==> willow <==
Design GameModeEazy, start of the top module:
module GameModeEazy(
input wire clk,
input wire rst,
input wire load,
input wire [63:0] load_board,
input wire [3:0]btn,
input wire [3:0]mode,
output wire [63:0] num,
output wire [15:0] judge
    );
make LEC_CHECK=0 CAP_MARGIN=20 CORE_MARGIN=2 CORE_UTILIZATION=72 CTS_CLUSTER_SIZE=91 GPL_ROUTABILITY_DRIVEN=1 PLACE_DENSITY_LB_ADDON=0.22 SETUP_SLACK_MARGIN=3.85 SLEW_MARGIN=20 TNS_END_PERCENT=5 finish   # period 13.4 ns
run.sh (not shown) runs the stock make flow with config.mk's settings and CLKGATE_MAP_FILE=.
==> zinc (differences from willow) <==
CORE_UTILIZATION = 41   (was 72)
CTS_CLUSTER_SIZE = not set   (was 91)
PLACE_DENSITY_LB_ADDON = not set   (was 0.22)
SETUP_SLACK_MARGIN = not set   (was 3.85)
TNS_END_PERCENT = not set   (was 5)
==> flow/constraint.sdc (replaced) <==
create_clock -name core_clock -period 27.6 [get_ports {clk}]
set_input_delay 5.5200 -clock core_clock [delete_from_list [all_inputs] [get_ports {clk}]]
set_output_delay 5.5200 -clock core_clock [all_outputs]
set_load 0.01 [all_outputs]
==> comparison <==
- Against willow, the die size of zinc is larger by 74%.
- Synthesized cell count is the same in willow and zinc.
- Area after synthesis is the same in willow and zinc.
- zinc went through all stages and came out clean. willow died in detailed placement (3_5_place_dp) with DPL-0038.
==> figures <==
	willow	zinc
Outcome	did not finish	timing/DRC/antenna clean
Last stage reached	detailed placement (3_5_place_dp)	-
Number of port buffers	154	154
Core Density at Floorplan	0.729	0.413
Dominant register cell in the synthesized netlist	sky130_fd_sc_hd__dfxtp_1	sky130_fd_sc_hd__dfxtp_1
Area fraction in compound gates	0.443	0.443
Gate Count Post-Synth	6,829	6,829
Mux share	0.0814	0.0814
Leading area contributor after synthesis	sky130_fd_sc_hd__a21oi_1	sky130_fd_sc_hd__a21oi_1
Final estimated routing congestion in global placement	1.43	1.12
Xor and xnor area share after synthesis	0.0621	0.0621
Std-Cell Core Area	61,700 µm²	109,000 µm²
Most frequent cell after synthesis	sky130_fd_sc_hd__a21oi_1	sky130_fd_sc_hd__a21oi_1
EDFF count, synth	3	3
Cell area after technology mapping	45,000 µm²	45,000 µm²
Die Y-Extent	254 µm	335 µm
Total number of placement rows	91	121
Post-synth regs	69	69
Cell Type Count	149	149
Area share of the largest cell type after synthesis	0.0690	0.0690
Area of the die	64,500 µm²	112,000 µm²
Floorplan die width	254 µm	335 µm
Post-synth net total	7,016	7,016
Simple-Gate Fraction of Synth Area	0.282	0.282

==> run a: inputs <==
Starting RTL as in the previous note.
==> flow/design.v (excerpt) <==
module GameModeEazy(
input wire clk,
input wire rst,
input wire load,
input wire [63:0] load_board,
input wire [3:0]btn,
input wire [3:0]mode,
output wire [63:0] num,
output wire [15:0] judge
    );
make LEC_CHECK=0 CAP_MARGIN=20 CORE_MARGIN=2 CORE_UTILIZATION=40 PLACE_DENSITY_LB_ADDON=0.11 SLEW_MARGIN=15 finish   # period 28.0 ns
==> run b: changes against run a <==
Settings changed: CORE_UTILIZATION 40 to 58, PLACE_DENSITY_LB_ADDON 0.11 to unset, SETUP_SLACK_MARGIN set to 3.32, SLEW_MARGIN 15 to 20.
==> flow/constraint.sdc (replaced) <==
create_clock -name core_clock -period 18.1 [get_ports {clk}]
set_input_delay 3.6200 -clock core_clock [delete_from_list [all_inputs] [get_ports {clk}]]
set_output_delay 3.6200 -clock core_clock [all_outputs]
set_load 0.01 [all_outputs]
==> run c: changes against run a <==
Settings changed: CAP_MARGIN 20 to 5, CELL_PAD_IN_SITES_GLOBAL_PLACEMENT set to 3, MAX_ROUTING_LAYER set to met5, TNS_END_PERCENT set to 40.
==> run d: changes against run a <==
Settings changed: ABC_AREA set to 0, CELL_PAD_IN_SITES_GLOBAL_PLACEMENT set to 3, CORE_MARGIN 2 to 9, CORE_UTILIZATION 40 to 27, CTS_CLUSTER_DIAMETER set to 322, CTS_CLUSTER_SIZE set to 100, HOLD_SLACK_MARGIN set to -0.09, PLACE_DENSITY_LB_ADDON 0.11 to unset, SLEW_MARGIN 15 to 20.
==> summary of the runs <==
- Cell count, lowest first: run c, run a, run d.
- Wire length: run c < run a < run d.
- Flip-flop count is the same in run d and run a.
- Critical path depth: run d is higher than run a (3).
- The lowest clock skew belongs to run a, the highest to run c.
- In run d the register-to-register slack is worse than in run a, by 150 ps.
- Run b stopped in global routing, error GRT-0116. Run d completed without violations. Run c passed the timing, design-rule and antenna checks. Run a completed without violations.
==> figures <==
Half-perimeter wire length after placement: run c 212,300 um; run b 224,500 um; run d 264,300 um; run a 219,400 um
CTS clock-pin slew for the worst setup and hold paths: run c 80 ps; run b -; run d 90 ps; run a 80 ps
Critical-path cell with the highest stage delay: run c buf_2; run b -; run d nor2_1; run a nor2_1
Detailed-router iteration count before antenna repair: run c 7; run b -; run d 6; run a 10
Reg2Reg Setup Slack: run c 850 ps; run b -; run d 950 ps; run a 1100 ps
Number of max-slew violations in the final report: run c 0; run b -; run d 0; run a 0
Most prevalent standard cell on the critical path: run c mux4_2; run b -; run d buf_4; run a buf_4
Result of the run: run c finished clean; run b did not finish; run d finished clean; run a finished clean
Failing step: run c -; run b global routing; run d -; run a -
Final #Nets: run c 7,168; run b -; run d 7,258; run a 7,229
#MultiIn Comb: run c 6,020; run b -; run d 6,020; run a 6,020
Initial cell density of the core: run c 40.16%; run b 58.37%; run d 27.21%; run a 40.16%

==> inputs of run F <==
Starting RTL as in the previous note.
make LEC_CHECK=0 CAP_MARGIN=30 CELL_PAD_IN_SITES_GLOBAL_PLACEMENT=3 CORE_MARGIN=2 CORE_UTILIZATION=40 CTS_CLUSTER_SIZE=28 GPL_TIMING_DRIVEN=0 HOLD_SLACK_MARGIN=0.21 MAX_ROUTING_LAYER=met5 MIN_ROUTING_LAYER=met2 PLACE_DENSITY=0.54 SLEW_MARGIN=15 TNS_END_PERCENT=40 finish   # period 28.0 ns
==> run B (differences from run F) <==
- CAP_MARGIN: 30 -> 20
- CELL_PAD_IN_SITES_GLOBAL_PLACEMENT: 3 -> unset
- CORE_UTILIZATION: 40 -> 72
- CTS_CLUSTER_SIZE: 28 -> unset
- GPL_ROUTABILITY_DRIVEN: unset -> 1
- GPL_TIMING_DRIVEN: 0 -> unset
- HOLD_SLACK_MARGIN: 0.21 -> unset
- MAX_ROUTING_LAYER: met5 -> unset
- MIN_ROUTING_LAYER: met2 -> unset
- PLACE_DENSITY: 0.54 -> unset
- PLACE_DENSITY_LB_ADDON: unset -> 0.22
- SLEW_MARGIN: 15 -> 20
- TNS_END_PERCENT: 40 -> unset
==> flow/constraint.sdc (replaced) <==
create_clock -name core_clock -period 13.4 [get_ports {clk}]
set_input_delay 2.6800 -clock core_clock [delete_from_list [all_inputs] [get_ports {clk}]]
set_output_delay 2.6800 -clock core_clock [all_outputs]
set_load 0.01 [all_outputs]
==> run A (differences from run F) <==
- CAP_MARGIN: 30 -> 5
- CTS_CLUSTER_SIZE: 28 -> unset
- GPL_TIMING_DRIVEN: 0 -> unset
- HOLD_SLACK_MARGIN: 0.21 -> unset
- MAX_ROUTING_LAYER: met5 -> unset
- MIN_ROUTING_LAYER: met2 -> unset
- PLACE_DENSITY: 0.54 -> unset
- PLACE_DENSITY_LB_ADDON: unset -> 0.11
- TNS_END_PERCENT: 40 -> 90
==> run E (differences from run F) <==
- CAP_MARGIN: 30 -> 20
- CELL_PAD_IN_SITES_GLOBAL_PLACEMENT: 3 -> unset
- CORE_UTILIZATION: 40 -> 58
- CTS_CLUSTER_SIZE: 28 -> unset
- GPL_ROUTABILITY_DRIVEN: unset -> 1
- GPL_TIMING_DRIVEN: 0 -> unset
- HOLD_SLACK_MARGIN: 0.21 -> unset
- MAX_ROUTING_LAYER: met5 -> unset
- MIN_ROUTING_LAYER: met2 -> unset
- PLACE_DENSITY: 0.54 -> unset
- SLEW_MARGIN: 15 -> 20
- TNS_END_PERCENT: 40 -> unset
==> flow/constraint.sdc (replaced) <==
create_clock -name core_clock -period 21.9 [get_ports {clk}]
set_input_delay 4.3800 -clock core_clock [delete_from_list [all_inputs] [get_ports {clk}]]
set_output_delay 4.3800 -clock core_clock [all_outputs]
set_load 0.01 [all_outputs]
==> results.txt <==
Physical implementation.

- The instance count after placement with tap cells included is between 8,000 and 9,000.
- The core footprint is roughly 110,000 um2.
- The post-CTS setup buffer count is between 90 and 100.
- The flow did not finish.
- The busiest layer in global routing is met3.
- The tool reported: "[ERROR GRT-0116] Global routing finished with congestion. Check the congestion regions in the DRC Viewer".
- The stage where the run ended is 5_1_grt.
- In this run the deepest clock path goes through 2 buffers.
- The floorplan utilization is 0.402.
The numbers above come from run F.

==> results.txt <==
Physical implementation.

- The first error in the log reads "[ERROR DPL-0038] Utilization greater than 100%, impossible to legalize".
- The average cell area after synthesis is 6.59 um2.
- The synthesized netlist contains ~150 unique library cells.
- The core footprint is 61,700 um2.
- The stage where the run ended is 3_5_place_dp.
- In the floorplan report the effective utilization is 0.729.
- The run stopped with a tool error.
- The total nets after synthesis is ~7,000.
The numbers above come from run B.

==> results.txt <==
Physical implementation.

- For this run, the total global-route usage over all layers was measured as 0.930.
- On met3, the global router reports a usage of 0.846.
- The cell with the most instances after synthesis is sky130_fd_sc_hd__a21oi_1.
- The number of clock sinks came to 69.
- It got as far as 5_1_grt and failed there.
- The global routing stage identified its most utilized layer as met2.
- The floorplan utilization is 0.584.
- After detailed placement, the design holds a cell count of a little over 10,000.
- The tool reported: "[ERROR GRT-0116] Global routing finished with congestion. Check the congestion regions in the DRC Viewer".
- CTS reports a maximum clock tree buffer depth of 2.
- The run stopped with a tool error.
- The post-synthesis simple-gate area fraction is 0.282.
- According to the floorplan report, the placeable core area is 77,100 um2.
The numbers above come from run E.

==> results.txt <==
Implementation numbers.

- The floorplan utilization is 0.402.
- The global routing stage identified its most utilized layer as met2.
- Looking at the clock tree report, the maximum root-to-sink buffer count equals 2.
- The core footprint is roughly 110,000 um2.
- The instance count after placement with tap cells included is approximately 8,400.
- The number of antenna diodes is 9.
- Looking at the post-CTS report, the setup buffer insertion count equals 8.
- The flow ran to the end and the layout has no timing, DRC or antenna violations.
- Per STA, the startpoint of the critical path is btn[1].
- After clock tree synthesis, the flow added hold-fix buffers numbering 0.
- The routed layout reports a DRC error count of 0.
- The violation count after the first detailed-routing iteration is 9,572.
The numbers above come from run A.


==> inputs of v38 <==
GameModeEazy again, from the RTL that the note above started with.
==> flow/design.v (excerpt) <==
module GameModeEazy(
input wire clk,
input wire rst,
input wire load,
input wire [63:0] load_board,
input wire [3:0]btn,
input wire [3:0]mode,
output wire [63:0] num,
output wire [15:0] judge
    );
Settings: LEC_CHECK=0, CAP_MARGIN=0, CORE_MARGIN=2, CORE_UTILIZATION=72, CTS_CLUSTER_SIZE=90, GPL_ROUTABILITY_DRIVEN=1, PLACE_DENSITY_LB_ADDON=0.22, SETUP_SLACK_MARGIN=2.54, SLEW_MARGIN=20; clock period 13.4 ns.
==> v20: changes against v38 <==
==> flow/config.mk (replaced) <==
export PLATFORM = sky130hd
export DESIGN_NAME = GameModeEazy
export DESIGN_NICKNAME = GameModeEazy
export VERILOG_FILES = /design/flow/design.v
export SDC_FILE = /design/flow/constraint.sdc
export NUM_CORES = 4
export LEC_CHECK = 0
export ABC_AREA = 1
export CAP_MARGIN = 20
export CORE_MARGIN = 2
export CORE_UTILIZATION = 50
export GPL_ROUTABILITY_DRIVEN = 1
export SLEW_MARGIN = 20
export TNS_END_PERCENT = 15
==> flow/constraint.sdc (replaced) <==
create_clock -name core_clock -period 16.5 [get_ports {clk}]
set_input_delay 3.3000 -clock core_clock [delete_from_list [all_inputs] [get_ports {clk}]]
set_output_delay 3.3000 -clock core_clock [all_outputs]
set_load 0.01 [all_outputs]
==> v17: changes against v38 <==
==> flow/config.mk (replaced) <==
export PLATFORM = sky130hd
export DESIGN_NAME = GameModeEazy
export DESIGN_NICKNAME = GameModeEazy
export VERILOG_FILES = /design/flow/design.v
export SDC_FILE = /design/flow/constraint.sdc
export NUM_CORES = 4
export LEC_CHECK = 0
export CAP_MARGIN = 20
export CORE_MARGIN = 2
export CORE_UTILIZATION = 51
export GPL_ROUTABILITY_DRIVEN = 1
export SLEW_MARGIN = 20
==> flow/constraint.sdc (replaced) <==
create_clock -name core_clock -period 21.3 [get_ports {clk}]
set_input_delay 4.2600 -clock core_clock [delete_from_list [all_inputs] [get_ports {clk}]]
set_output_delay 4.2600 -clock core_clock [all_outputs]
set_load 0.01 [all_outputs]
==> comparison <==
v38 ended with an error in detailed placement (3_5_place_dp). v20 finished but failed the layout checks on setup timing. v17 ended with an error in global routing (5_1_grt) (GRT-0232). In synthesized area, v38 and v17 do not differ. Between v17 and v20, the lower die area is in v20 (gap 21%, measured against v20). Synthesized cell count is the same in v17 and v38.

==> inputs of wip/violet <==
Starting RTL as in the previous note.
Design GameModeEazy, start of the top module:
module GameModeEazy(
input wire clk,
input wire rst,
input wire load,
input wire [63:0] load_board,
input wire [3:0]btn,
input wire [3:0]mode,
output wire [63:0] num,
output wire [15:0] judge
    );
reg [63:0] num_reg; 
reg [63:0] num_reg_last;
reg [3:0]position_reg;
reg [1:0]count;
assign num = num_reg;
judge m0(.num(num),.judge(judge));
always @ (posedge clk)
if (rst) begin
	num_reg = 64'b0001000000000000000000000000000000000000000000000000000000010000;
	count = 2'b00;
end
else if (load) begin
	num_reg = load_board;
end
else if (mode==4'b0011) begin
	if (count==2'b11) count=2'b00; else count=count+1'b1;
	num_reg_last=num_reg;
		if (btn[0]==1)
		begin		
			if (num_reg[3:0]==4'b0000)
				begin
					num_reg[3:0]=num_reg[19:16];
					num_reg[19:16]=4'b0000;
				end
			if (num_reg[7:4]==4'b0000)
				begin
					num_reg[7:4]=num_reg[23:20];
					num_reg[23:20]=4'b0000;
				end	
			if (num_reg[11:8]==4'b0000)
				begin
					num_reg[11:8]=num_reg[27:24];
					num_reg[27:24]=4'b0000;
				end	
			if (num_reg[15:12]==4'b0000)
				begin
					num_reg[15:12]=num_reg[31:28];
					num_reg[31:28]=4'b0000;
				end	
			if (num_reg[19:16]==4'b0000)
				begin
					num_reg[19:16]=num_reg[35:32];
					num_reg[35:32]=4'b0000;
				end
			if (num_reg[23:20]==4'b0000)
				begin
					num_reg[23:20]=num_reg[39:36];
					num_reg[39:36]=4'b0000;
				end	
			if (num_reg[27:24]==4'b0000)
				begin
					num_reg[27:24]=num_reg[43:40];
					num_reg[43:40]=4'b0000;
				end	
			if (num_reg[31:28]==4'b0000)
  ...
Settings: LEC_CHECK=0, ABC_AREA=0, CAP_MARGIN=30, CELL_PAD_IN_SITES_GLOBAL_PLACEMENT=2, CORE_MARGIN=10, CORE_UTILIZATION=59, CTS_CLUSTER_SIZE=85, GPL_ROUTABILITY_DRIVEN=1, MAX_ROUTING_LAYER=met5, PLACE_DENSITY=0.95, SETUP_SLACK_MARGIN=1.23, SLEW_MARGIN=20; clock period 25.1 ns.
==> inputs of wip/onyx, as changes to wip/violet <==
- ABC_AREA: 0 -> not set
- CAP_MARGIN: 30 -> 20
- CELL_PAD_IN_SITES_GLOBAL_PLACEMENT: 2 -> not set
- CORE_MARGIN: 10 -> 2
- CORE_UTILIZATION: 59 -> 58
- CTS_CLUSTER_SIZE: 85 -> not set
- MAX_ROUTING_LAYER: met5 -> not set
- PLACE_DENSITY: 0.95 -> not set
- SETUP_SLACK_MARGIN: 1.23 -> not set
==> flow/constraint.sdc (replaced) <==
create_clock -name core_clock -period 21.8 [get_ports {clk}]
set_input_delay 4.3600 -clock core_clock [delete_from_list [all_inputs] [get_ports {clk}]]
set_output_delay 4.3600 -clock core_clock [all_outputs]
set_load 0.01 [all_outputs]
==> inputs of wip/indigo, as changes to wip/violet <==
- ABC_AREA: 0 -> not set
- CAP_MARGIN: 30 -> 20
- CELL_PAD_IN_SITES_GLOBAL_PLACEMENT: 2 -> not set
- CORE_MARGIN: 10 -> 2
- CORE_UTILIZATION: 59 -> 30
- CTS_CLUSTER_SIZE: 85 -> not set
- MAX_ROUTING_LAYER: met5 -> not set
- PLACE_DENSITY: 0.95 -> not set
- SETUP_SLACK_MARGIN: 1.23 -> not set
==> flow/constraint.sdc (replaced) <==
create_clock -name core_clock -period 28.0 [get_ports {clk}]
set_input_delay 5.6000 -clock core_clock [delete_from_list [all_inputs] [get_ports {clk}]]
set_output_delay 5.6000 -clock core_clock [all_outputs]
set_load 0.01 [all_outputs]
==> notes <==
Synthesized area is the same in wip/indigo and wip/violet. Synthesized cell count is the same in wip/indigo and wip/violet. The lowest die area belongs to wip/onyx, the highest to wip/indigo. wip/indigo completed without violations. wip/onyx failed in 5_1_grt on GRT-0116. wip/violet never finished: it broke off in 3_1_place_gp_skip_io.
==> figures <==
metric	wip/indigo	wip/violet	wip/onyx
Outcome	finished clean	stopped before the end	stopped before the end
Failing step	-	3_1_place_gp_skip_io	5_1_grt
Number of top-level pins	155	-	155
Hold bufs inserted after CTS	0	-	0
Maximum number of buffers from clock root to sink	2	-	2
Master cell of the clock root buffer	sky130_fd_sc_hd__clkbuf_16	-	sky130_fd_sc_hd__clkbuf_16
Number of buffers created by CTS	9	-	9
Buffers inserted by post-CTS timing repair	0	-	189
Core ar.	149000 sq um	75800 sq um	77100 sq um
Total Die Area	153000 sq um	87700 sq um	79800 sq um
Final weighted congestion in routability-driven placement	1.11	-	1.36
